==> trial 64: inputs <==
==> flow/design.v <==
module dummydecoder(
    input [31:0] instr,       
    output reg [5:0] op,      
    output reg [4:0] rs1,     
    output reg [4:0] rs2,     
    output reg [4:0] rd,      
    input  [31:0] r_rv2,      
    output reg [31:0] rv2,    
    output reg we             
);
    always @* begin
        case({instr[14:12], instr[6:0]})
            10'b0000010011 : begin op = 0; rv2 = {{20{instr[31]}},instr[31:20]}; we = 1;end			 
            10'b0100010011 : begin op = 1; rv2 = {{20{instr[31]}},instr[31:20]}; we = 1;end			 
            10'b0110010011 : begin op = 2; rv2 = {{20{instr[31]}},instr[31:20]}; we = 1;end			 
            10'b1000010011 : begin op = 3; rv2 = {{20{instr[31]}},instr[31:20]}; we = 1;end			 
            10'b1100010011 : begin op = 4; rv2 = {{20{instr[31]}},instr[31:20]}; we = 1;end			 
            10'b1110010011 : begin op = 5; rv2 = {{20{instr[31]}},instr[31:20]}; we = 1;end			 
            10'b0010010011 : begin op = 6; rv2 = {{20{instr[31]}},instr[31:20]}; we = 1;end			 
            10'b1010010011 : begin op = instr[30] ? 8 : 7;  rv2 = instr[24:20]; we = 1;end	 
            10'b0000110011 : begin op = instr[30] ? 10 : 9; rv2 = r_rv2; we = 1;end	 
		    10'b0010110011 : begin op = 11; rv2 = r_rv2; we = 1;end			    
		    10'b0100110011 : begin op = 12; rv2 = r_rv2; we = 1;end			    
		    10'b0110110011 : begin op = 13; rv2 = r_rv2; we = 1;end			    
		    10'b1000110011 : begin op = 14; rv2 = r_rv2; we = 1;end			    
            10'b1010110011 : begin op = instr[30] ? 16 : 15; rv2 = r_rv2; we = 1;end	 
		    10'b1100110011 : begin op = 17; rv2 = r_rv2; we = 1;end			    
		    10'b1110110011 : begin op = 18; rv2 = r_rv2; we = 1;end			    
            10'b0000000011 : begin op = 19; rv2 = r_rv2; we = 1;end             
            10'b0010000011 : begin op = 20; rv2 = r_rv2; we = 1;end             
            10'b0100000011 : begin op = 21; rv2 = r_rv2; we = 1;end             
            10'b1000000011 : begin op = 22; rv2 = r_rv2; we = 1;end             
            10'b1010000011 : begin op = 23; rv2 = r_rv2; we = 1;end             
            10'b0000100011 : begin op = 24; rv2 = r_rv2; we = 0;end             
            10'b0010100011 : begin op = 25; rv2 = r_rv2; we = 0;end             
            10'b0100100011 : begin op = 26; rv2 = r_rv2; we = 0;end             
            10'b0001100011 : begin op = 31; rv2 = r_rv2; we = 0;end             
            10'b0011100011 : begin op = 32; rv2 = r_rv2; we = 0;end             
            10'b1001100011 : begin op = 33; rv2 = r_rv2; we = 0;end             
            10'b1011100011 : begin op = 34; rv2 = r_rv2; we = 0;end             
            10'b1101100011 : begin op = 35; rv2 = r_rv2; we = 0;end             
            10'b1111100011 : begin op = 36; rv2 = r_rv2; we = 0;end             
            10'b0001100111 : begin op = 30; rv2 = r_rv2; we = 1;end             
            default:begin
                 case (instr[6:0])
            7'b1101111 : begin op = 29; rv2 = r_rv2; we = 1;end             
            7'b0110111 : begin op = 27; rv2 = r_rv2; we = 1;end             
            7'b0010111 : begin op = 28; rv2 = r_rv2; we = 1;end             
                     default:begin op = 0; we = 0;rv2=r_rv2; end
        endcase
            end
	endcase
     rs1 = instr [19:15];
     rs2 = instr [24:20];
     rd  = instr [11:7];
    end
endmodule
module alu32(
    input [5:0] op,       
    input [31:0] rv1,     
    input [31:0] rv2,     
    output reg [31:0] rvout,   
    input [31:0] drdata,
    output reg [31:0] dwdata,
    output reg [3:0] dwe,
    input [31:0] daddr,
    input [31:0] iaddr,
    input [31:0] instr
);
    always @* begin
        case(op)
            0 : begin rvout = rv1 + rv2; dwe = 0; dwdata = 0; end   
            1 : begin rvout = $signed(rv1) < $signed(rv2); dwe = 0; dwdata = 0;end  
            2 : begin rvout = rv1 < rv2; dwe = 0; dwdata = 0;end  
            3 : begin rvout = rv1 ^ rv2; dwe = 0; dwdata = 0;end  
            4 : begin rvout = rv1 | rv2; dwe = 0; dwdata = 0;end  
            5 : begin rvout = rv1 & rv2; dwe = 0; dwdata = 0;end  
            6 : begin rvout = rv1 << rv2[4:0]; dwe = 0; dwdata = 0;end  
            7 : begin rvout = rv1 >> rv2[4:0]; dwe = 0; dwdata = 0;end  
            8 : begin rvout = $signed(rv1) >>> rv2[4:0]; dwe = 0; dwdata = 0;end  
            9 : begin rvout = rv1 + rv2; dwe = 0; dwdata = 0;end  
            10: begin rvout = rv1 - rv2; dwe = 0; dwdata = 0;end  
            11: begin rvout = rv1 << rv2[4:0]; dwe = 0; dwdata = 0;end  
            12: begin rvout = $signed(rv1) < $signed(rv2); dwe = 0; dwdata = 0;end  
            13: begin rvout = rv1 < rv2; dwe = 0; dwdata = 0;end  
            14: begin rvout = rv1 ^ rv2; dwe = 0; dwdata = 0;end  
            15: begin rvout = rv1 >> rv2[4:0]; dwe = 0; dwdata = 0;end  
            16: begin rvout = $signed(rv1) >>> rv2[4:0]; dwe = 0; dwdata = 0;end  
            17: begin rvout = rv1 | rv2; dwe = 0; dwdata = 0;end  
            18: begin rvout = rv1 & rv2; dwe = 0; dwdata = 0;end  
            19 : begin dwe = 0;dwdata = 0;            
            case (daddr[1:0])
                2'b00: rvout = {{24{drdata[7]}}, drdata[7:0]};    
                2'b01: rvout = {{24{drdata[15]}}, drdata[15:8]};  
                2'b10: rvout = {{24{drdata[23]}}, drdata[23:16]};
                2'b11: rvout = {{24{drdata[31]}}, drdata[31:24]};
                default : rvout = {{24{drdata[7]}}, drdata[7:0]};
            endcase
                end                                                      
            20 : begin  dwe = 0; dwdata = 0;
                case (daddr[1:0])
                    2'b00: rvout = {{16{drdata[15]}}, drdata[15:0]};
                    2'b10: rvout = {{16{drdata[31]}}, drdata[31:16]};
                    default : rvout = {{16{drdata[15]}}, drdata[15:0]};
                endcase
                end                                                      
            21 : begin rvout = drdata; dwe = 0; dwdata = 0; end                          
            22 : begin dwe = 0;dwdata = 0; 
                case (daddr[1:0])
                    2'b00: rvout = {{24{1'b0}}, drdata[7:0]};
                    2'b01: rvout = {{24{1'b0}}, drdata[15:8]};
                    2'b10: rvout = {{24{1'b0}}, drdata[23:16]};
                    2'b11: rvout = {{24{1'b0}}, drdata[31:24]};
                    default : rvout = {{24{1'b0}}, drdata[7:0]};
                endcase
                end                                                      
            23 : begin dwe = 0; dwdata = 0; 
                case (daddr[1:0])
                    2'b00: rvout = {{16{1'b0}}, drdata[15:0]};
                    2'b10: rvout = {{16{1'b0}}, drdata[31:16]};
                    default : rvout = {{16{1'b0}}, drdata[15:0]};
                endcase
                end                                                     
            24 : begin dwdata = {4{rv2[7:0]}}; rvout = 0;
                case(daddr[1:0])
                    2'b00: dwe = 4'b0001;         
                    2'b01: dwe = 4'b0010;         
                    2'b10: dwe = 4'b0100;         
                    2'b11: dwe = 4'b1000;         
                    default : dwe = 4'b0001; 
                endcase 
            end                                                             
            25 : begin dwdata = {2{rv2[15:0]}}; rvout = 0;
                case(daddr[1:0])
                    2'b00: dwe = 4'b0011;        
                    2'b10: dwe = 4'b1100;
                    default : dwe = 4'b0011;
                endcase
            end                                                              
            26 : begin dwdata = rv2; dwe = 4'b1111; rvout = 0; end                      
            27: begin rvout = {instr[31:12],{12{1'b0}}}; dwe = 0; dwdata = 0;end  
            28: begin rvout = iaddr + {instr[31:12],{12{1'b0}}}; dwe = 0; dwdata = 0;end  
            29: begin rvout = iaddr +4; dwe = 0; dwdata = 0;end  
            30: begin rvout = iaddr +4; dwe = 0; dwdata = 0;end  
            31: begin dwe = 0; dwdata = 0; rvout = 0; end       
            32: begin dwe = 0; rvout = 0; dwdata = 0; end  
            33: begin dwe = 0; rvout = 0; dwdata = 0; end  
            34: begin dwe = 0; rvout = 0; dwdata = 0; end  
            35: begin dwe = 0; rvout = 0; dwdata = 0; end  
            36: begin dwe = 0; rvout = 0; dwdata = 0; end  
            default : begin rvout =0; dwe = 0; dwdata = 0; end 
        endcase
    end
endmodule
module regfile(
    input [4:0] rs1,      
    input [4:0] rs2,      
    input [4:0] rd,       
    input we,             
    input [31:0] wdata,   
    output reg [31:0] rv1,    
    output reg [31:0] rv2,    
    input clk,             
    input [5:0] op,
    input [31:0] instr,
    output reg [31:0] daddr,
    input [31:0] iaddr
);
    reg [31:0] memory [0:31];
    always @* begin
        rv1 = (rs1 == 0) ? 32'd0 : memory[rs1];
        rv2 = (rs2 == 0) ? 32'd0 : memory[rs2];
        case(op)
            19,20,21,22,
            23: daddr = rv1 + {{20{instr[31]}},instr[31:20]};
            24,25,
            26: daddr = rv1 + {{ 20{instr[31]}},instr[31:25],instr[11:7]};
            default : daddr = 0;   
        endcase 
    end
    always @(posedge clk) begin   
        if(we == 1 & rd!= 0) begin
            memory[rd] <= wdata;
         end
    end
endmodule
module cpu (
    input clk, 
    input reset,
    output reg [31:0] iaddr,
    input [31:0] idata,
    output reg [31:0] daddr,
    input [31:0] drdata,
    output reg [31:0] dwdata,
    output reg [3:0] dwe
);
    wire [31:0] daddr1, dwdata1;  
    wire [3:0] dwe1;
    wire [5:0] op;
    wire [31:0] rv1, rv2, rvout, r_rv2, wdata;
    wire [4:0] rs1, rs2, rd;
    wire we;
    alu32 u1(
        .op(op),
        .rv1(rv1),            
        .rv2(rv2),
        .rvout(rvout),
        .drdata(drdata),      
        .dwdata(dwdata1),     
        .dwe(dwe1),
        .daddr(daddr1),
        .iaddr(iaddr),
        .instr(idata)
    );
    regfile u2(
        .rs1(rs1),
        .rs2(rs2),
        .rd(rd),
        .we(we),
        .wdata(rvout),
        .rv1(rv1),
        .rv2(r_rv2),
        .clk(clk),
        .op(op),
        .instr(idata),
        .daddr(daddr1)
    );
    dummydecoder u3(
        .instr(idata),
        .op(op),
        .rs1(rs1),
        .rs2(rs2),
        .rd(rd),
        .r_rv2(r_rv2),
        .rv2(rv2),
        .we(we)
    );
    always @* begin
        if (reset) begin
           daddr = 0;
           dwdata = 0;
           dwe = 0;
        end
        else begin
           daddr = daddr1;
           dwdata = dwdata1;
           dwe = dwe1;
        end
    end
    wire [31:0] imm_j = {{12{idata[31]}},idata[19:12],idata[20],idata[30:21],1'b0};
    wire [31:0] imm_b = {{20{idata[31]}},idata[7],idata[30:25],idata[11:8],1'b0};
    wire [31:0] jalr_t = rv1 + {{20{idata[31]}},idata[31:20]};
    reg  [31:0] pc_next;
    always @* begin  
        case(op)
            29 : pc_next = iaddr + imm_j;  
            30 : pc_next = {jalr_t[31:1], 1'b0};  
            31 : pc_next = (rv1 == rv2) ? iaddr + imm_b : iaddr + 4;  
            32 : pc_next = (rv1 != rv2) ? iaddr + imm_b : iaddr + 4;  
            33 : pc_next = ($signed(rv1) < $signed(rv2)) ? iaddr + imm_b : iaddr + 4;  
            34 : pc_next = ($signed(rv1) >= $signed(rv2)) ? iaddr + imm_b : iaddr + 4;  
            35 : pc_next = (rv1 < rv2) ? iaddr + imm_b : iaddr + 4;  
            36 : pc_next = (rv1 >= rv2) ? iaddr + imm_b : iaddr + 4;  
            default : pc_next = iaddr + 4;
        endcase
    end       
    always @(posedge clk) begin  
        if (reset) begin
            iaddr <= 0;
        end else begin
            iaddr <= pc_next;
        end
    end
endmodule
==> flow/run.sh <==
#!/bin/bash
# the make line also repeats each setting of config.mk as NAME=value (left out here)
make -C /OpenROAD-flow-scripts/flow DESIGN_CONFIG=/design/flow/config.mk WORK_HOME=/design/flow/orfs CLKGATE_MAP_FILE= finish
==> flow/config.mk <==
export PLATFORM = sky130hd
export DESIGN_NAME = cpu
export DESIGN_NICKNAME = cpu
export VERILOG_FILES = /design/flow/design.v
export SDC_FILE = /design/flow/constraint.sdc
export NUM_CORES = 4
export LEC_CHECK = 0
export CAP_MARGIN = 20
export CELL_PAD_IN_SITES_GLOBAL_PLACEMENT = 2
export CORE_MARGIN = 6
export CORE_UTILIZATION = 40
export SLEW_MARGIN = 15
export TNS_END_PERCENT = 80
==> flow/constraint.sdc <==
create_clock -name core_clock -period 11.0 [get_ports {clk}]
set_input_delay 2.2000 -clock core_clock [delete_from_list [all_inputs] [get_ports {clk}]]
set_output_delay 2.2000 -clock core_clock [all_outputs]
set_load 0.01 [all_outputs]
==> build 17: changes against trial 64 <==
CAP_MARGIN = 0   (was 20)
CELL_PAD_IN_SITES_GLOBAL_PLACEMENT = unset   (was 2)
CORE_MARGIN = 8   (was 6)
CTS_CLUSTER_SIZE = 34   (was unset)
GPL_ROUTABILITY_DRIVEN = 0   (was unset)
MAX_ROUTING_LAYER = met4   (was unset)
MIN_ROUTING_LAYER = met2   (was unset)
PLACE_DENSITY = 0.6   (was unset)
SETUP_SLACK_MARGIN = 2.77   (was unset)
SLEW_MARGIN = 35   (was 15)
TNS_END_PERCENT = 70   (was 80)
==> build 54: changes against trial 64 <==
ABC_AREA = 0   (was unset)
CELL_PAD_IN_SITES_DETAIL_PLACEMENT = 2   (was unset)
CELL_PAD_IN_SITES_GLOBAL_PLACEMENT = 1   (was 2)
CORE_MARGIN = 2   (was 6)
CORE_UTILIZATION = 70   (was 40)
CTS_CLUSTER_SIZE = 37   (was unset)
MAX_ROUTING_LAYER = met4   (was unset)
MIN_ROUTING_LAYER = met2   (was unset)
PLACE_DENSITY = 0.91   (was unset)
SETUP_SLACK_MARGIN = 1.34   (was unset)
SLEW_MARGIN = 20   (was 15)
TNS_END_PERCENT = 75   (was 80)
==> flow/constraint.sdc (replaced) <==
create_clock -name core_clock -period 7.28 [get_ports {clk}]
set_input_delay 1.4560 -clock core_clock [delete_from_list [all_inputs] [get_ports {clk}]]
set_output_delay 1.4560 -clock core_clock [all_outputs]
set_load 0.01 [all_outputs]
==> build 28: changes against trial 64 <==
CELL_PAD_IN_SITES_GLOBAL_PLACEMENT = unset   (was 2)
CORE_MARGIN = 2   (was 6)
CORE_UTILIZATION = 51   (was 40)
SETUP_SLACK_MARGIN = 1.03   (was unset)
SLEW_MARGIN = 20   (was 15)
TNS_END_PERCENT = unset   (was 80)
==> flow/constraint.sdc (replaced) <==
create_clock -name core_clock -period 5.87 [get_ports {clk}]
set_input_delay 1.1740 -clock core_clock [delete_from_list [all_inputs] [get_ports {clk}]]
set_output_delay 1.1740 -clock core_clock [all_outputs]
set_load 0.01 [all_outputs]
==> results <==
First element of the critical path: trial 64 idata[15]; build 54 -; build 28 idata[15]; build 17 -
HPWL after DPL: trial 64 218 mm; build 54 -; build 28 218 mm; build 17 185 mm
Fillers: trial 64 15.0k; build 54 -; build 28 9366; build 17 -
Tool warnings: trial 64 94; build 54 -; build 28 95; build 17 -
Worst stage delay on the critical path: trial 64 520 ps; build 54 -; build 28 500 ps; build 17 -
Non-clock buffers, area share: trial 64 5.31%; build 54 -; build 28 18.2%; build 17 -
Status: trial 64 finished clean; build 54 did not finish; build 28 finished with violations; build 17 did not finish
Stage where the flow stopped: trial 64 -; build 54 3_5_place_dp; build 28 -; build 17 5_1_grt
Layout check failures: trial 64 -; build 54 -; build 28 negative setup slack; build 17 -
Initial standard-cell utilization of the core: trial 64 40.5%; build 54 70.7%; build 28 51.2%; build 17 40.2%
Routed length on met1: trial 64 128 mm; build 54 -; build 28 110 mm; build 17 -
Flop share of the area: trial 64 41.0%; build 54 -; build 28 34.6%; build 17 -
# clk buffers: trial 64 134; build 54 -; build 28 127; build 17 -
Area of all sequential standard cells: trial 64 0.0314 mm^2; build 54 -; build 28 0.0314 mm^2; build 17 -
Clock tree cell share of total cell area: trial 64 4.93%; build 54 -; build 28 3.67%; build 17 -
Number of cells upsized or downsized after cts: trial 64 0; build 54 -; build 28 624; build 17 484
Number of pins with negative max-slew slack in the final report: trial 64 0; build 54 -; build 28 0; build 17 -
Fin util: trial 64 46.2%; build 54 -; build 28 69.1%; build 17 -
Count of cells along the worst hold path: trial 64 2; build 54 -; build 28 2; build 17 -
Crit path capture type: trial 64 output pin; build 54 -; build 28 output pin; build 17 -
Tap cells: trial 64 2189; build 54 -; build 28 1755; build 17 -
Top routing layer in use: trial 64 met4; build 54 -; build 28 met5; build 17 -
Count of nets left with antenna violations after detail routing: trial 64 0; build 54 -; build 28 0; build 17 -
Clock buffer depth: trial 64 3; build 54 -; build 28 3; build 17 3
